### config.mk
export PLATFORM = sky130hd
export DESIGN_NAME = Cinema
export DESIGN_NICKNAME = Cinema
export VERILOG_FILES = /design/flow/design.v
export SDC_FILE = /design/flow/constraint.sdc
export NUM_CORES = 4
export LEC_CHECK = 0
export CAP_MARGIN = 20
export CORE_MARGIN = 6
export CORE_UTILIZATION = 40
export CTS_CLUSTER_DIAMETER = 272
export CTS_CLUSTER_SIZE = 12
export HOLD_SLACK_MARGIN = 0.26
export MIN_ROUTING_LAYER = met2
export PLACE_DENSITY_LB_ADDON = 0.17
export SETUP_SLACK_MARGIN = -0.63
export SLEW_MARGIN = 20
### constraint.sdc
create_clock -name core_clock -period 20.0 [get_ports {clk}]
set_input_delay 4.0000 -clock core_clock [delete_from_list [all_inputs] [get_ports {clk}]]
set_output_delay 4.0000 -clock core_clock [all_outputs]
set_load 0.01 [all_outputs]
### design.v
module Cinema(input [17:0]SW, input clk, input rst, output reg [17:0]LEDR , input [3:0]KEY, output [7:0]HEX0,
			  output [7:0]HEX4, output [7:0]HEX5, output [7:0]HEX6, output [7:0]HEX7, output [7:0]HEX1, output [7:0]HEX2, output [7:0]HEX3);
integer filmeEscolhido;  
integer filme;  
integer horarioEscolhido;  
integer horario;  
integer assentoEscolhido;  
reg [17:0] assento11;  
reg [17:0] assento12;  
reg [17:0] assento21;  
reg [17:0] assento22;  
integer valorInserido;  
integer valor;  
integer pago;  
integer quantidadeDeIngresso;  
integer trocoFeito;  
integer troco;  
wire [7:0]F = 4'hF;  
wire [7:0]H = 4'hC;  
reg [7:0]dFilme;  
reg [7:0]dHorario;  
reg [7:0]display1;  
reg [7:0]display2;  
reg [7:0]display3;  
reg [7:0]display4;  
integer bouncing;  
integer bouncing2;  
integer i;  
integer pagoAgora;  
always@(posedge clk) begin
  if (rst) begin  
    filmeEscolhido <= 0; filme <= 0; horarioEscolhido <= 0; horario <= 0; assentoEscolhido <= 0;
    assento11 <= 0; assento12 <= 0; assento21 <= 0; assento22 <= 0;
    valorInserido <= 0; valor <= 0; pago <= 0; quantidadeDeIngresso <= 0; trocoFeito <= 0; troco <= 0;
    dFilme <= 0; dHorario <= 0; display1 <= 0; display2 <= 0; display3 <= 0; display4 <= 0;
    bouncing <= 0; LEDR <= 0;
  end else begin
    if(!filmeEscolhido && bouncing == 0) begin  
		troco = 0;
        if(KEY == 4'b1110) begin  
            filme = 1;  
            filmeEscolhido = 1;  
            dFilme = 4'h1;  
            bouncing = 1;  
        end
        if(KEY == 4'b1101) begin  
            filme = 2;  
            filmeEscolhido = 1;  
            dFilme = 4'h2;  
        end
    end
    if(!horarioEscolhido && filmeEscolhido == 1) begin  
        if(KEY == 4'b1011) begin  
            horario = 1;  
            horarioEscolhido = 1;  
            dHorario = 4'h1;  
            display1 = 4'h1;  
            display2 = 4'h4;  
            display3 = 4'h0;  
            display4 = 4'h0;  
        end
        if(KEY == 4'b0111) begin  
            horario = 2;  
            horarioEscolhido = 1;  
            dHorario = 4'h2;  
            display1 = 4'h1;  
            display2 = 4'h6;  
            display3 = 4'h0;  
            display4 = 4'h0;  
        end
    end
    quantidadeDeIngresso=0;  
    if(!assentoEscolhido && horarioEscolhido == 1) begin  
        LEDR = 18'b111111111111111111;  
        for (i = 0; i<18; i = i + 1) begin
            if(SW[i] == 1) quantidadeDeIngresso = quantidadeDeIngresso + 1;  
        end
        valor = quantidadeDeIngresso * 15;  
        if(KEY == 4'b0011) begin  
            assentoEscolhido <= 1;  
            if(filme == 1 && horario == 1) assento11 <= assento11 + SW;  
            if(filme == 1 && horario == 2) assento12 <= assento12 + SW;  
            if(filme == 2 && horario == 1) assento21 <= assento21 + SW;  
            if(filme == 2 && horario == 2) assento22 <= assento22 + SW;  
        end
    end
    if(filme == 1 && horario == 1)begin  
		LEDR = ~assento11;
		bouncing = 0;
	end
    if(filme == 1 && horario == 2)begin  
		LEDR = ~assento12;
		bouncing = 0;
    end
    if(filme == 2 && horario == 1)begin  
		LEDR = ~assento21;
	end
    if(filme == 2 && horario == 2)begin  
		LEDR = ~assento22;
	end
    pagoAgora = pago;
    if (!pago && assentoEscolhido == 1) begin  
        if(KEY == 4'b1110) begin  
            valorInserido = valorInserido + 5;
        end
        if(KEY == 4'b1101) begin  
            valorInserido = valorInserido + 10;
        end
        if(KEY == 4'b1011) begin  
            valorInserido = valorInserido + 20;
        end
        if(KEY == 4'b0111) begin  
            valorInserido = valorInserido + 50;
        end
        if(valor == valorInserido) begin  
			pagoAgora = 1;  
		end
		if (valor < valorInserido && !trocoFeito) begin  
			troco <= valorInserido - valor;  
			pago <= 1;  
			trocoFeito <= 1;  
		end
    end
    if(pagoAgora == 1) begin  
		filmeEscolhido <= 0;
		horarioEscolhido <= 0;
		horario <= 0;
		assentoEscolhido <= 0;
		valorInserido <= 0;
		valor <= 0;
		pago <= 0;
		quantidadeDeIngresso <= 0;
		trocoFeito <= 0;
		pago <= 0;
	end
end
end
reg [7:0] SevenSeg;  
	always @(*)  
	case(F)  
		4'h0: SevenSeg = 8'b11111100;
		4'h1: SevenSeg = 8'b01100000;
		4'h2: SevenSeg = 8'b11011010;
		4'h3: SevenSeg = 8'b11110010;
		4'h4: SevenSeg = 8'b01100110;
		4'h5: SevenSeg = 8'b10110110;
		4'h6: SevenSeg = 8'b10111110;
		4'h7: SevenSeg = 8'b11100000;
		4'h8: SevenSeg = 8'b11111110;
		4'h9: SevenSeg = 8'b11110110;
		4'hF: SevenSeg = 8'b10001110;
		default: SevenSeg = 8'b00000000;
	endcase
	assign {HEX7[0], HEX7[1], HEX7[2], HEX7[3], HEX7[4], HEX7[5], HEX7[6], HEX7[7]} = ~SevenSeg;
	reg [7:0] SevenSeg1;
	always @(*)  
	case(H)
		4'h0: SevenSeg1 = 8'b11111100;
		4'h1: SevenSeg1 = 8'b01100000;
		4'h2: SevenSeg1 = 8'b11011010;
		4'h3: SevenSeg1 = 8'b11110010;
		4'h4: SevenSeg1 = 8'b01100110;
		4'h5: SevenSeg1 = 8'b10110110;
		4'h6: SevenSeg1 = 8'b10111110;
		4'h7: SevenSeg1 = 8'b11100000;
		4'h8: SevenSeg1 = 8'b11111110;
		4'h9: SevenSeg1 = 8'b11110110;
		4'hC: SevenSeg1 = 8'b01101110;
		default: SevenSeg1 = 8'b00000000;
	endcase
	assign {HEX5[0], HEX5[1], HEX5[2], HEX5[3], HEX5[4], HEX5[5], HEX5[6], HEX5[7]} = ~SevenSeg1;
	reg [7:0] SevenSeg2;
	always @(*)  
	case(dFilme)
		4'h0: SevenSeg2 = 8'b11111100;
		4'h1: SevenSeg2 = 8'b01100000;
		4'h2: SevenSeg2 = 8'b11011010;
		4'h3: SevenSeg2 = 8'b11110010;
		4'h4: SevenSeg2 = 8'b01100110;
		4'h5: SevenSeg2 = 8'b10110110;
		4'h6: SevenSeg2 = 8'b10111110;
		4'h7: SevenSeg2 = 8'b11100000;
		4'h8: SevenSeg2 = 8'b11111110;
		4'h9: SevenSeg2 = 8'b11110110;
		4'hC: SevenSeg2 = 8'b01101110;
		default: SevenSeg2 = 8'b00000000;
	endcase
	assign {HEX6[0], HEX6[1], HEX6[2], HEX6[3], HEX6[4], HEX6[5], HEX6[6], HEX6[7]} = ~SevenSeg2;
	reg [7:0] SevenSeg3;
	always @(*)  
	case(dHorario)
		4'h0: SevenSeg3 = 8'b11111100;
		4'h1: SevenSeg3 = 8'b01100000;
		4'h2: SevenSeg3 = 8'b11011010;
		4'h3: SevenSeg3 = 8'b11110010;
		4'h4: SevenSeg3 = 8'b01100110;
		4'h5: SevenSeg3 = 8'b10110110;
		4'h6: SevenSeg3 = 8'b10111110;
		4'h7: SevenSeg3 = 8'b11100000;
		4'h8: SevenSeg3 = 8'b11111110;
		4'h9: SevenSeg3 = 8'b11110110;
		4'hC: SevenSeg3 = 8'b01101110;
		default: SevenSeg3 = 8'b00000000;
	endcase
	assign {HEX4[0], HEX4[1], HEX4[2], HEX4[3], HEX4[4], HEX4[5], HEX4[6], HEX4[7]} = ~SevenSeg3;
	reg [7:0] SevenSeg4;
	always @(*)  
	case(display1)
		4'h0: SevenSeg4 = 8'b11111100;
		4'h1: SevenSeg4 = 8'b01100000;
		4'h2: SevenSeg4 = 8'b11011010;
		4'h3: SevenSeg4 = 8'b11110010;
		4'h4: SevenSeg4 = 8'b01100110;
		4'h5: SevenSeg4 = 8'b10110110;
		4'h6: SevenSeg4 = 8'b10111110;
		4'h7: SevenSeg4 = 8'b11100000;
		4'h8: SevenSeg4 = 8'b11111110;
		4'h9: SevenSeg4 = 8'b11110110;
		4'hC: SevenSeg4 = 8'b01101110;
		default: SevenSeg4 = 8'b00000000;
	endcase
	assign {HEX3[0], HEX3[1], HEX3[2], HEX3[3], HEX3[4], HEX3[5], HEX3[6], HEX3[7]} = ~SevenSeg4;
	reg [7:0] SevenSeg5;
	always @(*)  
	case(display2)
		4'h0: SevenSeg5 = 8'b11111100;
		4'h1: SevenSeg5 = 8'b01100000;
		4'h2: SevenSeg5 = 8'b11011010;
		4'h3: SevenSeg5 = 8'b11110010;
		4'h4: SevenSeg5 = 8'b01100110;
		4'h5: SevenSeg5 = 8'b10110110;
		4'h6: SevenSeg5 = 8'b10111110;
		4'h7: SevenSeg5 = 8'b11100000;
		4'h8: SevenSeg5 = 8'b11111110;
		4'h9: SevenSeg5 = 8'b11110110;
		4'hC: SevenSeg5 = 8'b01101110;
		default: SevenSeg5 = 8'b00000000;
	endcase
	assign {HEX2[0], HEX2[1], HEX2[2], HEX2[3], HEX2[4], HEX2[5], HEX2[6], HEX2[7]} = ~SevenSeg5;
	reg [7:0] SevenSeg6;
	always @(*)  
	case(display3)
		4'h0: SevenSeg6 = 8'b11111100;
		4'h1: SevenSeg6 = 8'b01100000;
		4'h2: SevenSeg6 = 8'b11011010;
		4'h3: SevenSeg6 = 8'b11110010;
		4'h4: SevenSeg6 = 8'b01100110;
		4'h5: SevenSeg6 = 8'b10110110;
		4'h6: SevenSeg6 = 8'b10111110;
		4'h7: SevenSeg6 = 8'b11100000;
		4'h8: SevenSeg6 = 8'b11111110;
		4'h9: SevenSeg6 = 8'b11110110;
		4'hC: SevenSeg6 = 8'b01101110;
		default: SevenSeg6 = 8'b00000000;
	endcase
	assign {HEX1[0], HEX1[1], HEX1[2], HEX1[3], HEX1[4], HEX1[5], HEX1[6], HEX1[7]} = ~SevenSeg6;
	reg [7:0] SevenSeg7;
	always @(*)  
	case(display4)
		4'h0: SevenSeg7 = 8'b11111100;
		4'h1: SevenSeg7 = 8'b01100000;
		4'h2: SevenSeg7 = 8'b11011010;
		4'h3: SevenSeg7 = 8'b11110010;
		4'h4: SevenSeg7 = 8'b01100110;
		4'h5: SevenSeg7 = 8'b10110110;
		4'h6: SevenSeg7 = 8'b10111110;
		4'h7: SevenSeg7 = 8'b11100000;
		4'h8: SevenSeg7 = 8'b11111110;
		4'h9: SevenSeg7 = 8'b11110110;
		4'hC: SevenSeg7 = 8'b01101110;
		default: SevenSeg7 = 8'b00000000;
	endcase
	assign {HEX0[0], HEX0[1], HEX0[2], HEX0[3], HEX0[4], HEX0[5], HEX0[6], HEX0[7]} = ~SevenSeg7;
endmodule
### run.sh
#!/bin/bash
# the make line also repeats each setting of config.mk as NAME=value (left out here)
make -C /OpenROAD-flow-scripts/flow DESIGN_CONFIG=/design/flow/config.mk WORK_HOME=/design/flow/orfs CLKGATE_MAP_FILE= finish
==> summary.txt, run 1 <==
Update from the flow run.

The run finished with no timing, DRC or antenna violations. Global routing used 37.9% of the available met2 tracks. The y dimension of the die is 223 um. The half-perimeter wire length after placement is around 38000 um. The remaining antenna violation count is 0.

The post-synth design cell area is around 0.018 mm^2. Counting cells, the worst reg-to-reg path comes to 21. The end of the worst register-to-register path is valor[2]. CTS added clock buffers totalling 17.

For this run, the total global-route usage over all layers was measured as 29.0%. The cell-mix breakdown from Yosys lists the XOR/XNOR area share as 10.8%. The worst register-to-register path begins at valorInserido[4]. The number of placement rows is 76. The synthesized-area fraction occupied by adder cells is 15.7%. The buffer-and-inverter tally for the worst setup path is 5. Leaving out buffers and inverters, the combinational logic in the layout accounts for 0.0129 mm^2. The layout net count is 2582. The launch point of the critical path was reported as SW[1]. The die area is 0.0496 mm^2. For this run, the final setup violation count is recorded as 0. In this run, post-CTS hold repair placed 0 buffers.

Counting every sink on the clock net gives 187. The category of the critical setup timing path is primary input to register. The initial antenna violation count is 0. The minimum clock period after layout is 19.57 ns. The total overflow left after global routing is 0. The number of inserted filler cells in the final layout is between 4000 and 5000.

The clock tree from TritonCTS is yes. The final cell count without fillers is 2959. The count of final max-slew check failures is 0. The tally of unique sky130hd cells used after synthesis is 95. The kind of end point of the critical path is a register. The stage logs contain a warning count of 29. The post-synthesis sequential area ratio is 21.1%. In the synthesized netlist, mux cells make up roughly 2.2% of the area. For this sky-water flow run, the detailed-routed wirelength per cell is reported as 16.7 um. The synthesized design devotes to its leading area cell type 21.1% of total area.

For reference, the clock transition at the flip-flops on the worst setup and hold paths is approximately 0.080 ns. The worst clock skew on the final layout is 0.0141 ns. The most used flip-flop cell after synthesis is sky130_fd_sc_hd__dfxtp_1. The deepest clock path buffer count is 2.

The synthesis report lists the Yosys warning total as 1. The dominant non-sequential cell family after synthesis is simple AND/OR/NAND/NOR gates. The core utilization before placement is 40.9%. The final estimated routing congestion in global placement is 0.911.

In this design, the critical path's most frequently occurring cell is sky130_fd_sc_hd__ha_1. The violation tally recorded at the end of detailed-routing iteration 0 is roughly 3600. After synthesis, the most frequently instantiated cells are sky130_fd_sc_hd__nand2_1 (208), sky130_fd_sc_hd__nor2_1 (202), sky130_fd_sc_hd__inv_1 (196). Per the STA report, the cell with the highest stage delay on the worst path is sky130_fd_sc_hd__or3b_2.

The slew at the pin closest to its max-slew limit is 0.988 ns. The startpoint identified for the worst hold timing path is display2[1]. The number of iterations in the first detailed-routing pass is 9. The met3 demand-to-capacity share in global routing is between 30 and 40%. The clock network latency to the later pin of the worst-skew pair is 0.45 ns.

For this run, design rule violations remaining after detail routing come to 0. The maximum single-stage delay on the critical path is between 0.5 and 0.6 ns. After detailed routing, the total wire length is ~49000 um. The post-synthesis area per instance is 7.71 um^2. By area the synthesized netlist is led by sky130_fd_sc_hd__dfxtp_1 (21%), sky130_fd_sc_hd__ha_1 (12%), sky130_fd_sc_hd__xnor2_1 (6.7%). The sequential cell area is ~0.0037 mm^2. The via count of the first global-routing pass is 23100. The dominant cell by count in the synthesized netlist is sky130_fd_sc_hd__nand2_1.

Entering global routing, the biggest net connects 87 pins. Max-cap violations in this run came to 0. According to the timing report, the arrival time at the worst endpoint equals 19.91 ns. The fraction of registers with async set/reset is 0%. The area growth from synthesis to layout is 10.3%. The ratio of routed vias to standard cells is 7.49. Across all layers, the routed design uses 22200 vias.

The post-synthesis cell type with the largest combined area is sky130_fd_sc_hd__dfxtp_1. The top-level port count is 106.

Once synthesis finished, the tally of register bits stood at 187. On met1, the global router reports a usage of 0%. The H-tree depth is 4.

During placement, the flow inserted port buffers numbering 64. The worst register-to-register path has a setup slack of 11.63 ns. The cell count after synthesis is 2301. In this run, the synthesized area fraction spent on and/or/nand/nor cells is recorded as 24.0%.

The placed instance count is 2925. The worst hold path was traced through 2 stages. The maximum fanout encountered on the critical timing path is 6. After global routing, the most crowded layer is met2. The count of final hold-check violations is 0. The post-CTS repair timing setup buffer count is 0. The top achievable clock speed is between 0.05 and 0.06 GHz. The global-route wire length before repair is 78800 um. The logic depth of the worst setup path including buffers is 70. The setup TNS after final layout is 0 ns. The cell family with the largest share of critical-path delay is adder cells. The remaining max-slew budget at the tightest pin is 32.5%. The most critical setup path has its endpoint at trocoFeito[0]. The floorplan step defined a core boundary enclosing around 0.043 mm^2. The cell sitting at the root of the clock tree is a sky130_fd_sc_hd__clkbuf_16.

The number of synthesized flops with an enable pin is 0. The classification of the worst-slack hold path is register to register. In the Yosys report the total cell count is 2301. For reference, compound AND-OR and OR-AND cells occupy a little under a fifth of the area reported after synthesis. Once layout is complete, the utilization of the core stands at between 40% and 50%. STA classifies the critical path startpoint as a primary input.

At the worst endpoint, the required time is 20.34 ns. The final worst-path cycle share is 97.8%. The area of the synthesized netlist per yosys stat is 0.0177 mm^2. According to the floorplan report, the die width is 223 um.

The worst hold path terminates at SevenSeg3[4].
[per-layer routing]
layer / share of wire, % / wire, um
met1: 0 / 0
met2: 54 / 26800
met3: 36 / 17600
met4: 10 / 5020
met5: 0.095 / 47
[through the flow]
stage,instance area (um^2),hold WS (ns),worst slack [ns]
after global routing,19600,0.492,-0.607
final,19600,0.452,0.434
after floorplan,18000,0.423,1.87
after CTS,19500,0.466,0.302
after detailed placement,18900,0.449,-0.137
after global placement,18900,0.447,0.237
[area by class of cell]
cell class | count | share of cell area, %
repair buffers | 88 | 4.18
multi-input cells | 1868 | 66.2
inverters | 197 | 3.78
well taps | 585 | 3.74
clock inverters | 15 | 0.787
clock buffers | 17 | 2.17
diodes | 2 | 0.0256
flip-flops and latches | 187 | 19.1
[what timing repair did]
item                                    CTS  global route
endpoints found under the hold margin     0             0
endpoints found under the setup margin    0            38
resized                                   0             6
==> run 2: changes to the inputs <==
- ABC_AREA: not set -> 1
- CORE_ASPECT_RATIO: not set -> 0.5
- CORE_MARGIN: 6 -> 2
- CORE_UTILIZATION: 40 -> 62
- CTS_CLUSTER_DIAMETER: 272 -> 312
- CTS_CLUSTER_SIZE: 12 -> 98
- HOLD_SLACK_MARGIN: 0.26 -> not set
- MIN_ROUTING_LAYER: met2 -> not set
- PLACE_DENSITY: not set -> 0.35
- PLACE_DENSITY_LB_ADDON: 0.17 -> not set
- SETUP_SLACK_MARGIN: -0.63 -> not set
- clock period: 20.0 -> 10.8 ns (I/O delays scaled with it)
==> run 2 against run 1 <==
- now fails the layout checks on setup timing
- critical path type unchanged
- synthesized cell count increased by 11%
- clock skew increased by 0.0074 ns
- highest routed layer is now met4
- flip-flop count unchanged
==> summary.txt, run 2 <==
Update from the flow run.

The remaining routing DRC violations is 0.

Setup repair after global routing could not meet its margin everywhere. The clock network latency to the later pin of the worst-skew pair is 0.46 ns. The cell area that synthesis handed to floorplanning was 0.0173 mm^2. Sorting the synthesized cells by area gives the leading types as sky130_fd_sc_hd__dfxtp_1 (22%), sky130_fd_sc_hd__ha_1 (12%), sky130_fd_sc_hd__nand2_1 (11%). The remaining max-slew budget at the tightest pin is 29.0%.

The pre-antenna-repair detailed-routing pass consisted of 6 iterations. The finished layout holds 3299 standard cells, fillers aside. The core utilization before placement is 62.7%.

sky130_fd_sc_hd__dfxtp_1 takes more of the synthesized area than any other cell. The busiest layer in global routing is met2. The wire-length estimate of the detail-placed layout is 33100 um.

Yosys reported a register bit count of 187. The slew at the pin closest to its max-slew limit is ~1.1 ns. The report lists the violated layout checks as setup timing.

Looking at the cell usage after synthesis, the top flip-flop cell is sky130_fd_sc_hd__dfxtp_1. The end of the worst register-to-register path is valorInserido[27]. The classification of the worst-slack hold path is register to register. The parity-gate share of the synthesized area counting xor and xnor cells is 9.74%. Per the timing report, the achievable frequency comes out to 0.0724 GHz. The slowest stage of the critical path is the sky130_fd_sc_hd__fa_1 cell. The die outline width is 240 um. The synthesized instance count is 2549. The share of Yosys cell area claimed by the top area cell type is 21.7%. The number of synthesized flops with an enable pin is 0. The worst register-to-register path depth is 37.

The worst clock skew on the final layout is between 0.02 and 0.025 ns. The cell that appears most often on the critical path is sky130_fd_sc_hd__buf_4. Summed over all routing layers, the global router reports a total usage of 31.8%.

The synth_stat.txt file lists the number of cells as 2549. The minimum clock period after layout is 13.81 ns. TritonCTS built the clock tree. The maximum number of pins on one net before global-route repair is 74.

The report puts the hold buffer count at CTS at 0. The H-tree depth is 4.

The ratio of routed vias to standard cells is 5.55. In this run, the synthesized area fraction spent on AND-OR/OR-AND gates is recorded as 14.5%. The dominant cell by count in the synthesized netlist is sky130_fd_sc_hd__nand2_1. By count the netlist is led by sky130_fd_sc_hd__nand2_1 (504), sky130_fd_sc_hd__inv_1 (399), sky130_fd_sc_hd__nor2_1 (218). After synthesis, the mean cell area works out to 6.77 um^2. The y dimension of the die is about 120 um.

The most critical setup path has its startpoint at SW[1]. Logged for this run, the post-placement worst setup slack is -3.53 ns. The total inserted antenna cells is 0.

The cell depth of the worst min-delay path is 2. The sink count of the clock tree is around 190. The final layout contains routed wiring with a total length of 53000 um.

The clock passes through at most 2 buffers. The count of final hold-check violations is 0. The global route total overflow is 0. The post-synthesis sequential area ratio is around 22%.

Pin placement for this block handled 106 I/O pins. The clock root buffer master is sky130_fd_sc_hd__clkbuf_16. The remaining antenna violation count is 0. By startpoint and endpoint, the worst setup path is classified as primary input to register. In this run the worst setup path terminates at valorInserido[27]. The multiplexer fraction of the synthesized cell area is 0%. The arrival time at the worst endpoint is 14.20 ns. The via count of the first global-routing pass is 16500. The final estimated routing congestion in global placement is 0.941. The final critical path takes up 128% of the cycle. The number of DRC markers after the initial detailed-route iteration is between 1500 and 2000. The clock-pin slew on the worst setup and hold paths is 0.07 ns. After synthesis, the largest family of logic cells by area is simple AND/OR/NAND/NOR gates.

For the worst setup path, the data required time is 11.19 ns. The maximum fanout encountered on the critical timing path is 7. Looking at hold timing, the worst path starts from valor[29].

The worst setup path is captured at a register. The met1 track demand over resource in global routing is 38.7%. The run reported a max-capacitance violation count of 0. For this run, the final setup violation count is recorded as between 70 and 80. The placed instance count is 3134. The buffer-and-inverter tally for the worst setup path is 35. The routing usage on met2 is between 50 and 60%. TritonRoute output was used to compute an average wire per cell of roughly 16 um. The standard cell core area is between 0.02 and 0.03 mm^2. The initial antenna violation count is 0.

The run finished, with violations left. The hold-critical path endpoint is valor[29]. The synthesized-area fraction occupied by and/or/nand/nor cells is 25.8%. Clock tree synthesis inserted a total of 17 buffers. The layout net count is 3127. The type of element launching the critical path is a primary input. Across all register-to-register paths, the minimum setup slack is 3.96 ns.

Across all setup checks in the final design, the least slack found is -3.01 ns. For reference, the placement row count at floorplan is 43. The synthesized-area fraction occupied by adder cells is 15.9%.

Per the run report, area growth between synthesis and finish was 30.1%. The die covers 0.0293 mm^2. On met3, the global router reports a usage of about 4.7%. The routed layout has 18300 vias.

The critical path runs through a total of ~92 cells. The timing report gives the biggest stage delay along the critical path as about 0.55 ns. For this run, the chip area from Yosys synthesis comes to 0.0173 mm^2. The yosys warning tally is 1. The cell family with the largest share of critical-path delay is buffers and inverters.

In this run the critical register-to-register path is launched from valorInserido[0]. In the final report, the number of pins over their slew limit comes to 0. The tally of unique sky130hd cells used after synthesis is ~58. Counting flops with an async set or reset pin after synthesis yields a share of 0%. The global-route wire length before repair is 76300 um. The count of buffers added on input and output ports is 64. The tally of OpenROAD warnings is 35.
## run 2: stage by stage
step | TNS [ns] | cell area (um^2) | hold WS [ns] | utilization [%]
floorplan | -169.28 | 17900 | 0.425 | -
global placement | -230.45 | 19600 | 0.433 | 71.1
detailed placement | -249.19 | 19600 | 0.439 | 71.1
CTS | -155.67 | 21400 | 0.450 | 77.6
global route | -237.49 | 22500 | 0.462 | 81.5
finish | -212.66 | 22500 | 0.443 | 81.5
## run 2: timing repair
action                                  in CTS  in global routing
endpoints found under the setup margin      74                 74
resized                                     98                207
buffers inserted                           113                 20
pin swaps                                   54                 99
cloned                                       2                  3
## run 2: layout make-up
cell class / instances / area [um^2]
well taps: 382 / 478
multi-input cells: 1924 / 13100
inverters: 422 / 1620
repair buffers: 350 / 2960
fillers: 1959 / 5090
repair inverters: 2 / 20.0
clock inverters: 11 / 126
clock buffers: 21 / 450
flip-flops and latches: 187 / 3740
## run 2: layer usage
layer | routed length, um | share of wire, % | vias up
met5 | 0 | 0 | -
met4 | 2680 | 5.1 | 0
met3 | 3310 | 6.2 | 246
met2 | 25800 | 49 | 759
met1 | 21200 | 40 | 8446
li1 | - | - | 8849
==> run 3: changes to the inputs <==
- ABC_AREA: 1 -> not set
- CORE_ASPECT_RATIO: 0.5 -> not set
- CORE_UTILIZATION: 62 -> 40
- CTS_CLUSTER_DIAMETER: 312 -> 129
- CTS_CLUSTER_SIZE: 98 -> 28
- GPL_ROUTABILITY_DRIVEN: not set -> 1
- GPL_TIMING_DRIVEN: not set -> 1
- PLACE_DENSITY: 0.35 -> not set
- PLACE_DENSITY_LB_ADDON: not set -> 0.25
- clock period: 10.8 -> 13.4 ns (I/O delays scaled with it)
==> run 3 against run 2 <==
- still fails the layout checks on setup timing
- via count is 9.0% lower
- final cell count is 5.1% lower
- synthesized cell count is 9.7% lower
==> summary.txt, run 3 <==
Update from the flow run.

The run finished, with violations left. In this run the layout check failures are setup timing. In the synthesized netlist, mux cells make up 2.23% of the area. Counting every sink on the clock net gives ~190. The remaining antenna violation count is 0. Summing the areas of all xor and xnor instances in the mapped netlist gives 10.8% of the synthesized area.

The cell depth of the worst min-delay path is 2. Max-cap violations in this run came to 0. At the end of routability-driven placement, the weighted congestion stood at 0.912. The area of the synthesized netlist per yosys stat is 0.0177 mm^2. The minimum hold slack is 0.445 ns.

The data arrival time reported for the critical path is 15.75 ns. Setup violations remaining at the end of the flow were counted as 74. The initial antenna violation count is 0. The slew at the pin closest to its max-slew limit is 1.05 ns. The maximum number of pins on one net before global-route repair is 66. The worst clock skew on the final layout is 0.0186 ns. The CTS buffer count is 17. The endpoint of the most critical setup path is trocoFeito[0].

The total of hold buffers inserted after clock tree synthesis is 0. The launch instance of the worst register-to-register path is valorInserido[3]. The number of placement rows is 77. Buffers placed on the I/O ports in this run total 64. The worst setup timing slack at the placement stage is -3.20 ns.

The clock tree from TritonCTS is yes. Per the skew report, the later register of the worst-skew pair sees a clock latency of between 0.4 and 0.5 ns. Looking at the setup timing report, the critical path kind is primary input to register.

STA classifies the critical path startpoint as a primary input. For reference, the top cells by area after synthesis are sky130_fd_sc_hd__dfxtp_1 (21%), sky130_fd_sc_hd__ha_1 (12%), sky130_fd_sc_hd__xnor2_1 (6.7%). The layout net count is around 2700. After detailed placement, the total cell area comes to 0.0203 mm^2. The first detailed-routing pass ran for 7 iterations. In the final report, the number of pins over their slew limit comes to 0.

Per the synth log, the flip-flop and latch total comes to 187. Of the combinational cells, the family taking the most area is simple AND/OR/NAND/NOR gates. In the synthesized netlist, the number of instances is 2301. Looking at the critical path, the single cell with the biggest stage delay is sky130_fd_sc_hd__fa_1. The die area is 0.0461 mm^2.

The number of synthesized flops with an enable pin is 0. For the worst flop-to-flop path, the logic depth is 23. In the routed design, unresolved DRC markers number 0. Sequential elements use 21.1% of the synthesized area. The maximum fanout encountered on the critical timing path is 4.

The first global-routing pass estimated 80100 um of wire. The deepest clock path buffer count is 2. For this block, the initial DRC count from the detailed router was 1075. Per the run report, area growth between synthesis and finish was 23.2%. The per-cell routed wire length is 16.0 um. For reference, simple AND, OR, NAND and NOR cells occupy between 20% and 30% of the area reported after synthesis. The logic depth of the worst setup path including buffers is 74. The count of final hold-check violations is 0. The routed design could run at a clock period as short as 15.39 ns. The warning tally printed by Yosys for this design is 1. The worst min-delay path startpoint is display2[1]. Broken down by cell family, the worst path's largest delay share belongs to adder cells. The data required time at the worst endpoint is 13.76 ns. The total wire length is ~50000 um.

Sorting the Yosys area breakdown by cell type puts at the top sky130_fd_sc_hd__dfxtp_1. The H-tree depth is 4. The setup slack of the most critical reg-to-reg path is 5.33 ns.

Of the total synthesized cell area, the portion taken by AND-OR and OR-AND cells is 18.2%. The dominant cell by count in the synthesized netlist is sky130_fd_sc_hd__nand2_1.

The synthesized-area fraction occupied by adder cells is 15.7%. The detailed placer reported the number of placed instances as 3058. The end of the worst register-to-register path is valorInserido[3]. According to the I/O placement log, the pin count is approximately 110. The endpoint of the worst hold path is reported as SevenSeg3[4].

Post-synth the commonest register cell is sky130_fd_sc_hd__dfxtp_1. For this run the aggregate overflow at the end of global routing stands at 0. Setup repair after global routing could not meet its margin everywhere. The number of cells in the yosys synthesis report is 2301.

The core utilization before placement is 40.3%. The standard cell core area is 0.0440 mm^2. Measured along the y axis, the die boundary spans 215 um. The setup TNS after final layout is -134.27 ns. The final cell count without fillers is 3130. The remaining max-slew budget at the tightest pin is 29.9%.

The tally of OpenROAD warnings is 32. A synthesized cell averages 7.71 um^2. In this run, distinct cell masters in the synthesized netlist total 95.

The die outline width is 215 um. The ratio of routed vias to standard cells is 5.32. Note that the worst hold path type here is register to register. For this run, the top clock speed supported by timing is 0.0650 GHz. The share of synthesized area in the top cell type comes to approximately a fifth. The via count of the first global-routing pass is 16000.

The worst setup path is captured at a register. Detailed routing inserted a total of about 17000 vias. The final cell area excluding filler cells is approximately 0.022 mm^2.

Dividing the final minimum period by the clock period gives 115%. Measured on the finished design, the core utilization comes to around half. For reference, the critical path is launched at SW[1]. The clock root buffer master is sky130_fd_sc_hd__clkbuf_16. The worst path setup slack after routing is -1.99 ns. The timing report shows the most common cell along the critical path to be sky130_fd_sc_hd__ha_4.

The post-synth design cell area is about 0.018 mm^2.

The half-perimeter wire length after placement is about 37000 um. The global routing usage summed across all routing layers is around a fifth. In the routed netlist, the antenna diode instances number 0. The timing report notes that buffer and inverter cells on the critical path total 6. After synthesis, the most frequently instantiated cells are sky130_fd_sc_hd__nand2_1 (208), sky130_fd_sc_hd__nor2_1 (202), sky130_fd_sc_hd__inv_1 (196). The maximum single-stage delay on the critical path is 0.51 ns. Clock-pin slew was measured on the worst setup and hold paths at 0.08 ns.

Per the synth stats, the proportion of register bits with asynchronous set or reset is 0%.
## run 3: timing repair
item                       in CTS  in global routing
setup buffers                  19                 14
gates cloned                    6                  4
setup endpoints to repair      74                 74
gates resized                  72                 83
pin swaps                      52                 41
## run 3: routing by layer
layer | track usage [%] | routed length (um) | vias up
li1 | - | - | 8383
met1 | 26.0 | 21500 | 7837
met2 | 38.1 | 25000 | 358
met3 | 2.82 | 2190 | 77
met4 | 7.01 | 1420 | 0
met5 | 0 | 0 | -
## run 3: final cells by class
| class | instances | area (um^2) |
|---|---|---|
| inverter | 197 | 743 |
| clock inverter | 15 | 156 |
| sequential | 187 | 3750 |
| fill | 4172 | 22200 |
| multi-input combinational | 1869 | 13700 |
| clock buffer | 17 | 425 |
| tap | 592 | 741 |
| timing repair buffer | 253 | 2310 |
==> run 4: changes to the inputs <==
- CAP_MARGIN: 20 -> 15
- CORE_UTILIZATION: 40 -> 72
- CTS_CLUSTER_DIAMETER: 129 -> 91
- CTS_CLUSTER_SIZE: 28 -> 25
- GPL_ROUTABILITY_DRIVEN: 1 -> not set
- GPL_TIMING_DRIVEN: 1 -> not set
- HOLD_SLACK_MARGIN: not set -> -0.09
- PLACE_DENSITY_LB_ADDON: 0.25 -> not set
- SETUP_SLACK_MARGIN: not set -> 2.3
- TNS_END_PERCENT: not set -> 25
- clock period: 13.4 -> 13.7 ns (I/O delays scaled with it)
==> run 4 against run 3 <==
- sequential share of layout area increased by 0.42 points
- the layout still fails its checks (setup timing)
- area after synthesis unchanged
- non-clock buffer count increased by 2
- critical endpoint unchanged
==> summary.txt, run 4 <==
Update from the flow run.

The run finished, with violations left. In this run the layout check failures are setup timing. The endpoint of the most critical setup path is trocoFeito[0]. The count of final hold-check violations is 0. The placed instance count is 2790. STA classifies the critical path startpoint as a primary input.

Among the non-sequential cells, simple AND/OR/NAND/NOR gates take the most area. The top achievable clock speed is around 0.063 GHz. The ratio of routed vias to standard cells is 6.31.

Global routing used 38.5% of the available tracks. The global route total overflow is 0. According to the CTS report, the clock sink count is 187. The final max-slew violation count recorded for this run is 0.

The launch point of the worst min-delay path is recorded as assento12[14]. STA shows the worst reg2reg path with a cell count of 24. The standard cell with the maximum stage delay on the critical path is sky130_fd_sc_hd__fa_1. The synthesized-area fraction occupied by and/or/nand/nor cells is 24.0%. The clock root buffer master is sky130_fd_sc_hd__clkbuf_16. Setup repair after global routing could not meet its margin everywhere. The number of clock buffers added by TritonCTS is 17.

The cell count after synthesis is about 2300. The parity-gate share of the synthesized area counting xor and xnor cells is 10.8%. Registers take 0.00374 mm^2. Yosys instantiated no cell more often than sky130_fd_sc_hd__nand2_1. The y dimension of the die is roughly 160 um.

The top-level port count is roughly 110. The number of inserted filler cells in the final layout is 1301. The maximum number of pins on one net before global-route repair is 87. The total wire length is around 54000 um. The first routing iteration left 2039 violations.

The cell family with the largest share of critical-path delay is adder cells. Of all nets on the critical path, the largest fanout is 4. Input and output buffers added on the ports amount to 64. The beginning of the critical path is SW[1]. The remaining max-slew budget at the tightest pin is 25.2%. The area growth from synthesis to layout is 20.2%. Measured along the x axis, the die boundary spans 161 um. Per the detail_route report, routed wire per instance is 18.8 um. The category of the critical setup timing path is primary input to register. Looking at the clock tree report, the maximum root-to-sink buffer count equals 2. Summing over the stages, the warning tally comes to 34. The number of placement rows is 57. Across all setup checks in the final design, the least slack found is -2.12 ns.

Counting flops with an async set or reset pin after synthesis yields a share of 0%. The logic depth of the worst setup path including buffers is 74. The floorplan step records an initial core utilization of 73.2%.

The data required time reported for the critical path is about 14 ns. The later pin in the worst-skew pair is clocked with a latency of 0.46 ns. The number of iterations in the first detailed-routing pass is 9. The H-tree depth is 4.

Setup violations remaining at the end of the flow were counted as around 74. The half-perimeter wire length after placement is 36400 um. The worst clock skew on the final layout is 0.0186 ns.

The worst hold path passes through 2 cells. The combined area of the multi-input logic cells is between 0.01 and 0.015 mm^2. Per the OpenROAD floorplan log, the area of the die is 0.0259 mm^2.

The multiplexer fraction of the synthesized cell area is 2.23%. The final cell count without fillers is 2863. Ranked by instance count, the synthesized netlist is headed by sky130_fd_sc_hd__nand2_1 (208), sky130_fd_sc_hd__nor2_1 (202), sky130_fd_sc_hd__inv_1 (196). The maximum single-stage delay on the critical path is roughly 0.54 ns. The number of synthesized flops with an enable pin is 0. Looking at the max-slew report, the worst-margin pin has a slew of 1.12 ns. TritonRoute reported its final design rule violation total as 0. The final estimated routing congestion in global placement is 0.954.

The flip-flop and latch count after synthesis is 187. For flop-to-flop paths, the worst setup slack is 5.74 ns.

sky130_fd_sc_hd__dfxtp_1 takes more of the synthesized area than any other cell. The detail route stage leaves a number of antenna-violating nets equal to 0. The area of the synthesized netlist per yosys stat is 0.0177 mm^2.

The synthesized-area fraction occupied by ao, oa, aoi and oai cells is 18.2%. The first global-routing pass estimated 82300 um of wire. By instance count, the cell type seen most on the critical path is sky130_fd_sc_hd__ha_4. Before any placement, the netlist area is recorded as 0.0177 mm^2.

Once layout is complete, the utilization of the core stands at between 80% and 90%. The synthesized-area fraction occupied by adder cells is 15.7%. The end of the worst register-to-register path is valorInserido[29]. The startpoint identified for the worst register-to-register timing path is valorInserido[4]. The clock tree from TritonCTS is yes.

Before CTS, the worst setup slack after placement is -3.26 ns. In this run, post-CTS hold repair placed 0 buffers. The total number of vias is 18100. The critical path contains buffers and inverters numbering 7 combined.

For reference, the post-synthesis area per instance comes to 7.71 um^2. The arrival time at the worst endpoint is 16.17 ns. For this run, the register share of the synthesized area comes to roughly a fifth. The path class of the tightest hold or removal check is register to register. The hold-critical path endpoint is assento12[14].

In this run the biggest area consumer among cell types represents 21.1% of the synthesized area. The layout net count is 2749. In the Yosys report the total cell count is roughly 2300.

The tally of unique sky130hd cells used after synthesis is roughly 95. The final worst-path cycle share is 116%. The synthesis report lists the most area-consuming cells as sky130_fd_sc_hd__dfxtp_1 (21%), sky130_fd_sc_hd__ha_1 (12%), sky130_fd_sc_hd__xnor2_1 (6.7%).

For this run, the number of Yosys warnings is 1. The total inserted antenna cells is 0. The initial antenna violation count is 0. The total of max-cap violations is 0.

The via count of the first global-routing pass is 17500. STA classifies the critical path endpoint as a register. The clock-pin slew on the worst setup and hold paths is roughly 0.070 ns. The final timing report derives a shortest allowable period of 15.82 ns. Looking at the cell usage after synthesis, the top flip-flop cell is sky130_fd_sc_hd__dfxtp_1.

The standard cell core area is 0.0242 mm^2.
run 4: cell type report:
type | count | area share (%)
clock buffers | 19 | 2.08
clock inverters | 13 | 0.593
inverters | 197 | 3.49
multi-input cells | 1868 | 63.9
flip-flops and latches | 187 | 17.6
well taps | 324 | 1.90
repair buffers | 255 | 10.5
run 4: metrics by stage:
step | setup TNS, ns | instance area, um^2 | hold WS (ns)
floorplan | -133.35 | 18500 | 0.423
global placement | -175.35 | 20000 | 0.438
detailed placement | -207.81 | 20000 | 0.448
CTS | -108.27 | 20900 | 0.478
global route | -151.64 | 21300 | 0.497
finish | -123.88 | 21300 | 0.474
run 4: repair_timing:
action	4_1_cts	5_1_grt
cloned	3	3
setup buffers	19	16
resized	44	71
setup endpoints to repair	74	74
pin swaps	42	45
run 4: layer usage:
metal / share of wire, % / GRT usage, % / wire length, um / vias up
met2: 48 / 67.5 / 25900 / 1053
li1: - / - / - / 8383
met1: 37 / 43.8 / 19600 / 8342
met3: 8.5 / 6.93 / 4570 / 288
met4: 6.8 / 23.0 / 3670 / 0
met5: 0 / 0 / 0 / -
==> run 5: changes to the inputs <==
- ABC_AREA: not set -> 1
- CAP_MARGIN: 15 -> 20
- CTS_CLUSTER_DIAMETER: 91 -> 324
- CTS_CLUSTER_SIZE: 25 -> 98
- HOLD_SLACK_MARGIN: -0.09 -> not set
- PLACE_DENSITY: not set -> 0.43
- SETUP_SLACK_MARGIN: 2.3 -> not set
- TNS_END_PERCENT: 25 -> not set
- clock period: 13.7 -> 14.2 ns (I/O delays scaled with it)
==> run 5 against run 4 <==
- the run now fails in 5_1_grt
- area after synthesis is 2.7% lower
- synthesized cell count up 11%
- die size fell by 2.6%
==> summary.txt, run 5 <==
Results of the run.

The flow did not finish. The clock root buffer master is sky130_fd_sc_hd__clkbuf_16. Yosys reported a register bit count of about 190. The cell count after synthesis is 2549. The wire-length estimate of the detail-placed layout is 36000 um. Sorting the synthesized cells by how often they occur yields sky130_fd_sc_hd__nand2_1 (504), sky130_fd_sc_hd__inv_1 (399), sky130_fd_sc_hd__nor2_1 (218). After synthesis, the cell types taking the most area are sky130_fd_sc_hd__dfxtp_1 (22%), sky130_fd_sc_hd__ha_1 (12%), sky130_fd_sc_hd__nand2_1 (11%).

For this run, the register share of the synthesized area comes to 21.7%. The global route total overflow is 1036. Yosys reports that the leading cell type by area covers 21.7% of the netlist area.

After synthesis the cells add up to roughly 0.017 mm^2. The final estimated routing congestion in global placement is 0.932. The yosys warning tally is 1.

The dominant cell by count in the synthesized netlist is sky130_fd_sc_hd__nand2_1. After floorplanning, the core was sized to cover 0.0235 mm^2. The number of cells in the yosys synthesis report is 2549. Synthesis instantiated 58 different standard cells from the library.

It got as far as 5_1_grt and failed there. Across every metal layer, demand over resource in global routing totals 89.5%. The post-place instance area is 0.0190 mm^2. Yosys reports the multiplexer fraction of the synthesized area as 0%. The share of the core area taken by cells at floorplan is about 73%. The cell-mix breakdown from Yosys lists the simple-gate area share as 25.8%. The synthesized-area fraction occupied by adder cells is between 15 and 20%. The deepest clock path buffer count is 2. The top-level port count is 106.

OpenSTA, run right after detailed placement, puts the worst setup slack at -1.30 ns. The sink count of the clock tree is 187. The area of the synthesized netlist per yosys stat is 0.0173 mm^2.

Of all flip-flops after synthesis, the portion carrying an async set or reset was 0%. The CTS buffer count is 17. The first error in the log reads "[ERROR GRT-0232] Routing congestion too high. Check the congestion heatmap in the GUI".

The floorplan step set the die height to 159 um. Among the non-sequential cells, simple AND/OR/NAND/NOR gates take the most area. Row generation in the floorplan step produced 56 rows. Per the OpenROAD floorplan log, the width of the die is 159 um. Per the synthesis report, the XOR/XNOR share of the synthesized area is under 10%.

The post-synth count of flops with an enable pin is 0. The post-synthesis cell type with the largest combined area is sky130_fd_sc_hd__dfxtp_1. The total of hold buffers inserted after clock tree synthesis is 0. The H-tree depth is 4.

The synthesized-area fraction occupied by ao, oa, aoi and oai cells is between 10% and 20%. The total of buffers placed on input and output ports is 64. Averaged over all synthesized cells, the footprint is 6.77 um^2. The overall die size recorded for this design is 0.0252 mm^2. Among all flip-flop cells after synthesis, the most frequent one is sky130_fd_sc_hd__dfxtp_1.
-- run 5: layer usage --
layer / track usage [%] / GRT overflow
met3: 70.1 / 9
met5: 22.1 / 1
met1: 85.0 / 11
met4: 100 / 262
met2: 111 / 753
-- run 5: through the flow --
| step | hold WS [ns] | TNS, ns | instances |
|---|---|---|---|
| floorplan | 0.425 | 0 | 2629 |
| global placement | 0.432 | -55.06 | 3006 |
| detailed placement | 0.439 | -91.35 | 3006 |
| CTS | 0.451 | -0.0179 | 3146 |
-- run 5: what timing repair did --
action | 4_1_cts
cloned | 3
setup endpoints to repair | 74
pin swaps | 62
gates resized | 119
buffers inserted | 105
==> run 6: changes to the inputs <==
- ABC_AREA: 1 -> not set
- CAP_MARGIN: 20 -> 10
- CELL_PAD_IN_SITES_GLOBAL_PLACEMENT: not set -> 1
- CORE_UTILIZATION: 72 -> 40
- CTS_CLUSTER_DIAMETER: 324 -> 316
- CTS_CLUSTER_SIZE: 98 -> 56
- GPL_TIMING_DRIVEN: not set -> 0
- PLACE_DENSITY: 0.43 -> not set
- clock period: 14.2 -> 15.8 ns (I/O delays scaled with it)
==> run 6 against run 5 <==
- the layout now fails its checks (setup timing)
- die size rose by 83%
- synthesized cell count decreased by 9.7%
- area after synthesis rose by 2.8%
==> summary.txt, run 6 <==
Update from the flow run.

The y dimension of the die is 215 um. The deepest clock path buffer count is 2. Endpoints failing hold in the final report were tallied at 0. The die area is between 0.04 and 0.05 mm^2. The routing usage on met2 is ~44%. The flip-flop and latch count after synthesis is 187. Summing the areas of all xor and xnor instances in the mapped netlist gives 10.8% of the synthesized area. The final worst-path cycle share is 103%.

The setup slack of the most critical reg-to-reg path is 7.92 ns. After layout, the worst setup slack is -0.414 ns.

The critical path runs through a total of 73 cells. In this run the clock root is driven by a sky130_fd_sc_hd__clkbuf_16. STA classifies the critical path startpoint as a primary input.

After Yosys synthesis, and, or, nand and nor cells account for 24.0% of the synthesized area. The per-cell routed wire length is ~18 um.

The remaining routing DRC violations is 0. The slew at the pin closest to its max-slew limit is 1.01 ns. After layout, the setup clock skew is reported as 0.0174 ns. The worst hold path begins at display2[1]. Looking at the critical path, the single cell with the biggest stage delay is sky130_fd_sc_hd__fa_1. The half-perimeter wire length after placement is 44200 um. The core utilization before placement is roughly two fifths. The sink count of the clock tree is 187. The global-route wire length before repair is 88400 um.

The hold-critical path endpoint is SevenSeg3[4]. Input and output buffers added on the ports amount to 62. The initialized floorplan defines 77 standard-cell rows. The final report lists a non-filler cell total of 3137.

The cell depth of the worst min-delay path is 2. On the critical path the data arrives at 16.57 ns. The dominant non-sequential cell family after synthesis is simple AND/OR/NAND/NOR gates. Routability-driven placement finished with a final weighted congestion of a little over 0.9. The global routing usage summed across all routing layers is 24.1%.

The minimum clock period after layout is 16.21 ns. The post-place instance area is 0.0198 mm^2. The global route total overflow is 0.

The share of Yosys cell area claimed by the top area cell type is 21.1%. CTS added clock buffers totalling 17.

Summed over all layers, the routed wires come to 56200 um. The H-tree depth is 4. The number of cells in the yosys synthesis report is 2301. The maximum single-stage delay on the critical path is 0.56 ns.

The final cell area excluding filler cells is 0.0218 mm^2. The core region is 0.0440 mm^2. Max fanout on the critical path was recorded as 3. The synthesized-area fraction occupied by ao, oa, aoi and oai cells is 18.2%.

The number of hold buffers added after CTS was 0. The multiplexer fraction of the synthesized cell area is 2.23%. The category of the critical setup timing path is primary input to register. The via count of the first global-routing pass is 16300. The highest clock rate this design can be run at is between 0.06 and 0.07 GHz. For this block, the initial DRC count from the detailed router was roughly 960. The clock network latency to the later pin of the worst-skew pair is 0.47 ns. Setup repair after global routing could not meet its margin everywhere. Measured in cells, the most critical reg-to-reg path has a length of 25. The setup violation total in the final timing report is roughly 74.

TritonCTS built the clock tree. The kind of end point of the critical path is a register. In the synthesized netlist the async set-or-reset flop fraction comes to 0%. The post-synth design cell area is roughly 0.018 mm^2. For this run, the script counts the antenna cells in the layout as 0. Setup slack on the worst path after placement came out at -4.25 ns. The total of max-cap violations is 0.

The cell count after synthesis came out at 2301. Clock-pin slew was measured on the worst setup and hold paths at 0.08 ns. Global routing used 2.70% of the available met3 tracks. Once detail routing completed, the nets flagged for antenna violations numbered 0. For this run the top cell type by instance count after synthesis was sky130_fd_sc_hd__nand2_1.

Hold timing on the final database bottoms out at a slack of about 0.45 ns. The placed instance count is 3035. The worst register-to-register path begins at valorInserido[0]. The first TritonRoute pass finished after 9 iterations. The busiest layer in global routing is met2. The netlist uses 95 different library cells. The layout has around 4400 filler cells.

OpenSTA lists the critical path startpoint as SW[1]. In this design, the largest share of critical-path delay is due to adder cells. The max-slew check reports its worst relative slack as approximately a third. The area of the synthesized netlist per yosys stat is between 0.015 and 0.02 mm^2.

The classification of the worst-slack hold path is register to register. The ratio of routed vias to standard cells is 5.31. The number of synthesized flops with an enable pin is 0. On met1, the global router reports a usage of 29.1%. The buffer-and-inverter tally for the worst setup path is 6. The timing report shows the most common cell along the critical path to be sky130_fd_sc_hd__ha_4.

The checks that failed were setup timing. The flow ran to the end, but the layout failed its checks. The share of the Yosys chip area taken by registers is 21.1%. The top-level port count is between 100 and 150.

The initial antenna violation count is 0. The most frequently used flop master after synthesis is sky130_fd_sc_hd__dfxtp_1. The endpoint of the most critical setup path is trocoFeito[0]. The tally of OpenROAD warnings is 34.

The area growth from synthesis to layout is 22.8%. The end of the worst register-to-register path is valor[12]. Sorting the Yosys area breakdown by cell type puts at the top sky130_fd_sc_hd__dfxtp_1. Yosys attributes the largest share of cell area to sky130_fd_sc_hd__dfxtp_1 (21%), sky130_fd_sc_hd__ha_1 (12%), sky130_fd_sc_hd__xnor2_1 (6.7%).

The yosys warning tally is 1. In this run, the synthesized area fraction spent on adder and majority cells is recorded as between 10% and 20%. The count of final max-slew check failures is 0. Summing over every cut layer, the via total after detailed routing is 16700. The final report gives the core utilization as 49.5%.

Summed over all failing endpoints, the final setup total negative slack is -14.40 ns. The post-synthesis area per instance is 7.71 um^2. The layout net count is 2755.

Counting instances in the post-synthesis netlist gives the leading cell types as sky130_fd_sc_hd__nand2_1 (208), sky130_fd_sc_hd__nor2_1 (202), sky130_fd_sc_hd__inv_1 (196). STA puts the critical path data required time at 16.16 ns. Entering global routing, the biggest net connects 19 pins. The die outline width is approximately 210 um.
[run 6: area by class of cell]
type	count	area [um^2]	share of cell area (%)
Tap cell	592	741	3.40
Multi-Input combinational cell	1868	13800	63.5
Clock inverter	14	154	0.706
Sequential cell	187	3740	17.2
Inverter	197	743	3.41
Timing Repair Buffer	134	1310	6.02
Buffer	127	813	3.73
Clock buffer	18	439	2.01
[run 6: repair_timing]
item,CTS,global route
hold endpoints to repair,0,0
resized,118,83
cloned,4,4
buffers inserted,50,19
pin swaps,49,43
endpoints found under the setup margin,74,74
[run 6: layer usage]
layer	share of wire, %	vias to the layer above
li1	-	8424
met1	44	7868
met2	51	295
met3	3.1	70
met4	2.4	0
met5	0	-
==> run 7: changes to the inputs <==
- ABC_AREA: not set -> 1
- CELL_PAD_IN_SITES_GLOBAL_PLACEMENT: 1 -> not set
- CORE_UTILIZATION: 40 -> 55
- CTS_CLUSTER_DIAMETER: 316 -> 329
- CTS_CLUSTER_SIZE: 56 -> not set
- GPL_TIMING_DRIVEN: 0 -> not set
- MAX_ROUTING_LAYER: not set -> met4
- PLACE_DENSITY_LB_ADDON: not set -> 0.28
- SLEW_MARGIN: 20 -> 10
- clock period: 15.8 -> 12.0 ns (I/O delays scaled with it)
==> run 7 against run 6 <==
- still fails the layout checks on setup timing
- die size down 29%
- utilization up 21 points
- worst setup slack worse by 1.2 ns
- non-clock buffer count up 8
- hold slack better by 0.0018 ns
- clock skew up 0.0016 ns
- critical path depth up 10
- largest cell class unchanged
- via count up 4.6%
- global-route usage up 5.2 points
==> summary.txt, run 7 <==
Update from the flow run.

The flow ran to the end, but the layout failed its checks. The layout checks failed on setup timing. The number of cells in the yosys synthesis report is 2549. The maximum single-stage delay on the critical path is 0.55 ns. Clock tree synthesis found a total of 187 sinks. For this run, the detailed router's first-pass iteration total came to 5. The worst path in the final design needs a cycle of 13.64 ns, including I/O delays and setup.

The worst hold path passes through 2 cells. The number of DRC markers after the initial detailed-route iteration is 1223. The die outline width is between 150 and 200 um.

The per-cell routed wire length is between 15 and 20 um. Row generation in the floorplan step produced 64 rows. The classification of the worst-slack hold path is register to register. For reference, the critical path is launched at SW[1]. Entering global routing, the biggest net connects 87 pins. The kind of end point of the critical path is a register. Setup repair after global routing could not meet its margin everywhere. Summing over every cut layer, the via total after detailed routing is 17400. The total of buffers placed on input and output ports is 64. The via count of the first global-routing pass is about 17000.

The global-route wire length before repair is 77300 um. STA lists the maximum fanout along the critical path as 7. For hold timing, the worst endpoint is valor[23].

Yosys reports a chip area of 0.0173 mm^2. The critical path's slowest stage uses the library cell sky130_fd_sc_hd__fa_1. The clock tree from TritonCTS is yes. The clock network latency to the later pin of the worst-skew pair is 0.46 ns.

The slew at the pin closest to its max-slew limit is 0.855 ns. Per the synthesis report, the AND-OR/OR-AND share of the synthesized area is between 10% and 20%. Yosys instantiated no cell more often than sky130_fd_sc_hd__nand2_1.

The top-level port count is 106. Per the OpenROAD floorplan log, the height of the die is 181 um. The deepest clock path buffer count is 2. The number of synthesized flops with an enable pin is 0. The clock-pin slew on the worst setup and hold paths is 0.08 ns. The dominant non-sequential cell family after synthesis is simple AND/OR/NAND/NOR gates. The top achievable clock speed is 0.0733 GHz.

The worst clock skew on the final layout is approximately 0.019 ns. STA classifies the critical path startpoint as a primary input. The worst setup timing slack at the placement stage is -2.59 ns. In the global route stage, overall resource usage came out at between 20% and 30%. The ratio of routed vias to standard cells is 5.39. The total of max-cap violations is 0. The multiplexer fraction of the synthesized cell area is 0%. Across all setup checks in the final design, the least slack found is -1.64 ns. The tally of unique sky130hd cells used after synthesis is approximately 58. The post-synth register bit count is 187. The launch instance of the worst register-to-register path is valorInserido[0].

The count of final hold-check violations is 0. Yosys reported that registers with async set or reset make up 0%. The sequential cell area is approximately 0.0037 mm^2. Counting buffers and inverters, the worst setup path is 83 cells deep. sky130_fd_sc_hd__dfxtp_1 takes more of the synthesized area than any other cell. The cell family with the largest share of critical-path delay is adder cells. The setup violation total in the final timing report is 74. Relative to the synthesized area, the layout overhead comes to 25.9%.

Counting pins that exceed their max-slew limit in the final report gives 0. Yosys attributes the largest share of cell area to sky130_fd_sc_hd__dfxtp_1 (22%), sky130_fd_sc_hd__ha_1 (12%), sky130_fd_sc_hd__nand2_1 (11%). The end of the worst register-to-register path is valorInserido[28].

The clock root buffer master is sky130_fd_sc_hd__clkbuf_16. In the floorplan report the effective utilization is roughly 56%. For the worst setup path, the data arrival time is 13.97 ns. The remaining max-slew budget at the tightest pin is 42.9%.

The die area is 0.0328 mm^2. The layout net count is 3045. After filler insertion, the fill cell instance count of the layout stands at about 2500. Summed over all layers, the global routing overflow is 0.

The tally of OpenROAD warnings is 32. For reference, the post-synthesis area per instance comes to 6.77 um^2. Per the synthesis report, the XOR/XNOR share of the synthesized area is about 9.7%. Clock tree synthesis inserted a total of 17 buffers. The half-perimeter wire length after placement is 35600 um. The post-synthesis sequential area ratio is 21.7%.

The worst min-delay path startpoint is valor[23]. Summed over all failing endpoints, the final setup total negative slack is -109.25 ns. The count of cells along the worst register-to-register path is 37. The H-tree depth is 4. The remaining routing DRC violations is 0. The core occupancy in the finished layout is 70.7%. The data required time at the worst endpoint is 12.33 ns.

The most frequently used flop master after synthesis is sky130_fd_sc_hd__dfxtp_1. Ranked by instance count, the synthesized netlist is headed by sky130_fd_sc_hd__nand2_1 (504), sky130_fd_sc_hd__inv_1 (399), sky130_fd_sc_hd__nor2_1 (218). The final antenna diode tally reported by the flow is 0. The number of buffers and inverters on the critical path is 15. The setup slack of the most critical reg-to-reg path is 5.06 ns. The total wire length is 50300 um.

For reference, the most critical setup path is categorized as primary input to register. For this run, the number of Yosys warnings is 1. The final weighted congestion recorded by global placement is 0.945.

After layout, the worst path uses 114% of the clock period. The most used cell along the critical path is sky130_fd_sc_hd__ha_4. In the final layout, the multi-input gates occupy ~0.013 mm^2.

The standard cell core area is approximately 0.03 mm^2. The remaining antenna violation count is 0. For reference, the critical path is captured by valorInserido[28].

The post-synth design cell area is 0.0173 mm^2. The cell count after synthesis came out at 2549. The initial antenna violation count is 0. The synthesized-area fraction occupied by and/or/nand/nor cells is 25.8%.

The share of Yosys cell area claimed by the top area cell type is 21.7%. The synthesized netlist devotes 15.9% of its cell area to adder and majority cells.
==> run 7: timing repair <==
item / CTS / global route
resized: 68 / 199
setup buffers: 67 / 26
cloned: 3 / 3
pin swaps: 36 / 72
hold buffers: 0 / 0
setup endpoints to repair: 74 / 74
==> run 7: area by class of cell <==
| class | count | area share, % |
|---|---|---|
| clock buffer | 18 | 2.02 |
| clock inverter | 14 | 0.788 |
| inverter | 422 | 7.42 |
| multi-input combinational | 1924 | 59.3 |
| sequential | 187 | 17.2 |
| tap | 396 | 2.28 |
| timing repair buffer | 269 | 10.9 |
| timing repair inverter | 1 | 0.0748 |
==> run 7: metrics by stage <==
stage	hold slack [ns]	instances	instance area [um^2]
4_1_cts	0.456	3209	20700
6_report	0.449	3231	21700
3_3_place_gp	0.433	3112	19300
5_1_grt	0.469	3231	21700
3_5_place_dp	0.439	3112	19300
2_1_floorplan	0.425	2629	17900
==> run 7: layer usage <==
layer	wire length (um)	vias to the layer above	track usage [%]
met5	0	-	-
met1	20400	8142	32.6
li1	-	8666	-
met2	26000	493	53.5
met4	1900	0	11.7
met3	1990	125	2.88
==> run 8: changes to the inputs <==
- CAP_MARGIN: 10 -> 20
- CORE_UTILIZATION: 55 -> 67
- CTS_CLUSTER_DIAMETER: 329 -> 326
- CTS_CLUSTER_SIZE: not set -> 100
- HOLD_SLACK_MARGIN: not set -> 0.27
- MAX_ROUTING_LAYER: met4 -> not set
- PLACE_DENSITY_LB_ADDON: 0.28 -> 0.29
- SETUP_SLACK_MARGIN: not set -> -2.0
- SLEW_MARGIN: 10 -> 20
- TNS_END_PERCENT: not set -> 10
- clock period: 12.0 -> 20.0 ns (I/O delays scaled with it)
==> run 8 against run 7 <==
- register-to-register slack improved by 7.4 ns
- now clean on timing, DRC and antenna
- global-route usage increased by 3.6 points
- hold slack got worse by 0.0032 ns
- area after synthesis unchanged
- critical path type unchanged
- synthesized cell count unchanged
- final cell count decreased by 8.0%
- highest routed layer unchanged
- non-clock buffer count decreased by 193
- die size decreased by 18%
- flip-flop count unchanged
==> summary.txt, run 8 <==
Update from the flow run.

The cell depth of the worst min-delay path is 2. Per the Yosys statistics, synthesis produced around 2500 cells. The post-synthesis area per instance is 6.77 um^2. The tally of OpenROAD warnings is 29.

The CTS buffer count is 17. The y dimension of the die is 165 um. The number of inserted filler cells in the final layout is between 2000 and 2500. The worst setup timing slack at the placement stage is 0.405 ns. Checking max transition, the worst relative margin is approximately 34%. The clock arrives with 0.0160 ns of skew. After Yosys synthesis, and, or, nand and nor cells account for 25.8% of the synthesized area.

The endpoint of the most critical setup path is valorInserido[0]. The clock network latency to the later pin of the worst-skew pair is 0.45 ns. The maximum fanout encountered on the critical timing path is 31. Summing every instance area after synthesis gives 0.0173 mm^2. The share of Yosys cell area claimed by the top area cell type is between 20% and 30%. The global route total overflow is 0. The number of synthesized flops with an enable pin is 0. Once the clock tree was built, the resizer swapped 0 gates to a different size. The most frequently used flop master after synthesis is sky130_fd_sc_hd__dfxtp_1. Per the STA report, the cell with the highest stage delay on the worst path is sky130_fd_sc_hd__inv_1. The area growth from synthesis to layout is 8.83%. The critical path endpoint has a required time of just over 20 ns. The total number of vias is 16500. Per STA, the startpoint of the critical path is SW[1]. The type of element launching the critical path is a primary input.

The launch instance of the worst register-to-register path is valorInserido[0]. The top achievable clock speed is 0.0516 GHz. Counting flops and latches in the post-synthesis netlist gives 187. For this run the top cell type by instance count after synthesis was sky130_fd_sc_hd__nand2_1. Among all stages on the critical path, the maximum delay recorded is 0.76 ns. The maximum number of pins on one net before global-route repair is around 90. Before antenna repair, the detailed router went through 5 iterations.

The initial antenna violation count is 0. The kind of end point of the critical path is a register. The clock-pin slew on the worst setup and hold paths is 0.08 ns. For reference, the final report shows the hold violation count at 0.

The sequential cell area is 0.00374 mm^2. Per the detail_route log, met2 wirelength is 22300 um.

The cell family with the largest share of critical-path delay is adder cells. The minimum clock period after layout is 19.36 ns. The routed length on met1 is 17900 um. The first global-routing pass estimated 72000 um of wire. The core utilization before placement is 68.4%. Among the stages of the critical path, the cell type that occurs most often is sky130_fd_sc_hd__nand2_1. The type recorded for the worst min-delay path is register to register. The run finished with no timing, DRC or antenna violations.

Across every metal layer, demand over resource in global routing totals 32.9%. The category of the critical setup timing path is primary input to register. The detailed placer reported the number of placed instances as a little under 3000. The tool flagged a number of max-cap violations equal to 0.

The routed design has 44300 um of wire. The via count of the first global-routing pass is 15700. The clock tree from TritonCTS is yes. The final report lists a non-filler cell total of slightly below 3000. The slew at the pin closest to its max-slew limit is between 0.9 and 1 ns.

The post-CTS repair timing setup buffer count is 0. The setup violation total in the final timing report is 0. The final estimated routing congestion in global placement is 0.964. After technology mapping, the gate count stands at 2549. The end of the worst register-to-register path is valorInserido[0].
-- run 8: area by class of cell --
class,instances,area share (%)
clock inverters,14,0.932
well taps,330,2.20
multi-input cells,1924,62.3
inverters,422,8.43
clock buffers,18,2.34
flip-flops and latches,187,19.9
repair buffers,76,3.89
-- run 8: stage by stage --
step | utilization [%] | hold WS, ns
6_report | 74.4 | 0.446
5_1_grt | 74.4 | 0.471
4_1_cts | 74.4 | 0.448
3_5_place_dp | 72.0 | 0.436
3_3_place_gp | 72.0 | 0.434
2_1_floorplan | - | 0.425
-- run 8: layer usage --
layer | global-route usage, % | vias to the layer above
met5 | 0 | -
met4 | 14.8 | 0
met3 | 4.17 | 140
met2 | 60.7 | 499
met1 | 37.8 | 7581
li1 | - | 8286
